Design Circle_Area_Calculator, start of the top module:
module Circle_Area_Calculator(clk, rst, radius, area);
  input wire clk, rst;
  input wire [31:0] radius;
  output reg [31:0] area;
  wire [31:0] Square_radius, Result;
  parameter Pi = 32'b01000000010010010000111111010000;
  FloatMultiplier_rounding FM0(.Multiplicand(radius), .Multiplier(radius), .Result(Square_radius));
  FloatMultiplier_rounding FM1(.Multiplicand(Square_radius), .Multiplier(Pi), .Result(Result));
  always @(posedge clk) begin
	if(rst) begin
		area[31:0] <= 1'b0;
	end else begin
		area[31:0] <= Result[31:0];
	end
  end
endmodule
For scale: about 4,300 cells after synthesis, roughly 31 flip-flops, ~66 I/O pins.
clock: 38.0 ns
lec_check: 0
abc_area: 0
cap_margin: 30
cell_pad_in_sites_detail_placement: 1
cell_pad_in_sites_global_placement: 2
core_aspect_ratio: 0.79
core_margin: 2
core_utilization: 27
cts_cluster_diameter: 74
cts_cluster_size: 14
gpl_timing_driven: 0
hold_slack_margin: 0.07
max_routing_layer: met4
min_routing_layer: met2
place_density_lb_addon: 0.09
setup_slack_margin: -0.45
slew_margin: 15
run.sh (not shown) runs the stock make flow with config.mk's settings and CLKGATE_MAP_FILE=.
The baseline finished clean.
Rerun with:
==> flow/config.mk (replaced) <==
export PLATFORM = sky130hd
export DESIGN_NAME = Circle_Area_Calculator
export DESIGN_NICKNAME = Circle_Area_Calculator
export VERILOG_FILES = /design/flow/design.v
export SDC_FILE = /design/flow/constraint.sdc
export NUM_CORES = 4
export LEC_CHECK = 0
export ABC_AREA = 1
export CAP_MARGIN = 20
export CORE_MARGIN = 2
export CORE_UTILIZATION = 68
export MAX_ROUTING_LAYER = met4
export SLEW_MARGIN = 20
==> flow/constraint.sdc (replaced) <==
create_clock -name core_clock -period 24.5 [get_ports {clk}]
set_input_delay 4.9000 -clock core_clock [delete_from_list [all_inputs] [get_ports {clk}]]
set_output_delay 4.9000 -clock core_clock [all_outputs]
set_load 0.01 [all_outputs]
Effect:
- The new run did not get past global routing with GRT-0232
- die area came out lower by 60%
- synthesized cell count came out higher by 17%
- area after synthesis came out higher by 0.54%
Rerun with:
--- a/flow/config.mk
+++ b/flow/config.mk
@@ -8 +7,0 @@
-export ABC_AREA = 1
@@ -11,2 +10 @@
-export CORE_UTILIZATION = 68
-export MAX_ROUTING_LAYER = met4
+export CORE_UTILIZATION = 40
==> flow/constraint.sdc (replaced) <==
create_clock -name core_clock -period 29.0 [get_ports {clk}]
set_input_delay 5.8000 -clock core_clock [delete_from_list [all_inputs] [get_ports {clk}]]
set_output_delay 5.8000 -clock core_clock [all_outputs]
set_load 0.01 [all_outputs]
After rerunning: This time the run completed with no timing, DRC or antenna violations. Synthesized cell count went down by 15%. Area after synthesis went down by 0.54%. Die size went up by 68%.
Rerun with:
--- a/flow/config.mk
+++ b/flow/config.mk
@@ -10 +10 @@
-export CORE_UTILIZATION = 40
+export CORE_UTILIZATION = 32
==> flow/constraint.sdc (replaced) <==
create_clock -name core_clock -period 45.4 [get_ports {clk}]
set_input_delay 9.0800 -clock core_clock [delete_from_list [all_inputs] [get_ports {clk}]]
set_output_delay 9.0800 -clock core_clock [all_outputs]
set_load 0.01 [all_outputs]
Outcome: Synthesized cell count stays the same. Setup slack gets better by 7.4 ns. Sequential share of layout area goes up by 0.26 points. Design area decreases by 14%.

* * *

Circle_Area_Calculator again, from the RTL that the note above started with.
// Circle_Area_Calculator
module Circle_Area_Calculator(clk, rst, radius, area);
  input wire clk, rst;
  input wire [31:0] radius;
  output reg [31:0] area;
  wire [31:0] Square_radius, Result;
  parameter Pi = 32'b01000000010010010000111111010000;
  FloatMultiplier_rounding FM0(.Multiplicand(radius), .Multiplier(radius), .Result(Square_radius));
  FloatMultiplier_rounding FM1(.Multiplicand(Square_radius), .Multiplier(Pi), .Result(Result));
  always @(posedge clk) begin
	if(rst) begin
		area[31:0] <= 1'b0;
	end else begin
		area[31:0] <= Result[31:0];
	end
  end
endmodule
==> flow/config.mk <==
export PLATFORM = sky130hd
export DESIGN_NAME = Circle_Area_Calculator
export DESIGN_NICKNAME = Circle_Area_Calculator
export VERILOG_FILES = /design/flow/design.v
export SDC_FILE = /design/flow/constraint.sdc
export NUM_CORES = 4
export LEC_CHECK = 0
export ABC_AREA = 0
export CAP_MARGIN = 30
export CELL_PAD_IN_SITES_DETAIL_PLACEMENT = 1
export CELL_PAD_IN_SITES_GLOBAL_PLACEMENT = 1
export CORE_ASPECT_RATIO = 0.79
export CORE_MARGIN = 2
export CORE_UTILIZATION = 27
export CTS_CLUSTER_DIAMETER = 74
export CTS_CLUSTER_SIZE = 14
export GPL_TIMING_DRIVEN = 0
export HOLD_SLACK_MARGIN = 0.07
export MAX_ROUTING_LAYER = met5
export MIN_ROUTING_LAYER = met2
export PLACE_DENSITY_LB_ADDON = 0.09
export SETUP_SLACK_MARGIN = -0.45
export SLEW_MARGIN = 15
export TNS_END_PERCENT = 25
==> flow/constraint.sdc <==
create_clock -name core_clock -period 38.0 [get_ports {clk}]
set_input_delay 7.6000 -clock core_clock [delete_from_list [all_inputs] [get_ports {clk}]]
set_output_delay 7.6000 -clock core_clock [all_outputs]
set_load 0.01 [all_outputs]
The baseline completed with no timing, DRC or antenna violations.
Edit:
- CAP_MARGIN: 30 -> 20
- CELL_PAD_IN_SITES_DETAIL_PLACEMENT: 1 -> default
- CELL_PAD_IN_SITES_GLOBAL_PLACEMENT: 1 -> default
- CORE_ASPECT_RATIO: 0.79 -> default
- CORE_UTILIZATION: 27 -> 51
- CTS_CLUSTER_DIAMETER: 74 -> 280
- CTS_CLUSTER_SIZE: 14 -> default
- HOLD_SLACK_MARGIN: 0.07 -> default
- MAX_ROUTING_LAYER: met5 -> met4
- MIN_ROUTING_LAYER: met2 -> default
- PLACE_DENSITY_LB_ADDON: 0.09 -> default
- SETUP_SLACK_MARGIN: -0.45 -> 5.0
- TNS_END_PERCENT: 25 -> default
- clock period: 38.0 -> 32.4 ns (I/O delays scaled with it)
- hold slack is worse by 1.1 ns
- die area fell by 47%
- utilization is higher by 29 points
- routed wire length decreases by 21%
- via count drops by 29%
- non-clock buffer count came out higher by 122
- setup slack gains 2.0 ns
- first-iteration DRC count went down by 51%
- critical path depth rises by 15
Edit:
- ABC_AREA: 0 -> default
- CORE_UTILIZATION: 51 -> 58
- CTS_CLUSTER_DIAMETER: 280 -> default
- GPL_TIMING_DRIVEN: 0 -> default
- MAX_ROUTING_LAYER: met4 -> default
- SETUP_SLACK_MARGIN: 5.0 -> default
- SLEW_MARGIN: 15 -> 20
- clock period: 32.4 -> 19.7 ns (I/O delays scaled with it)
=>
- The changed run finished with negative setup slack left
- utilization increases by 29 points
- routed wire length increases by a quarter to a third
- non-clock buffer count climbs by 1465
- cell area rises by a quarter to a third
- global-route usage is higher by 7.4 points
Edit:
- CORE_UTILIZATION: 58 -> 40
- clock period: 19.7 -> 30.0 ns (I/O delays scaled with it)
This time the run completed with no timing, DRC or antenna violations.
Setup slack is better by 8.2 ns.
Worst hold slack gets better by 2.1 ns.
Sequential share of layout area goes up by 0.40 points.
Final area shrinks by 24%.
Flip-flop count is unchanged.
Global-route usage came out lower by 17 points.
Cell count fell by 16%.
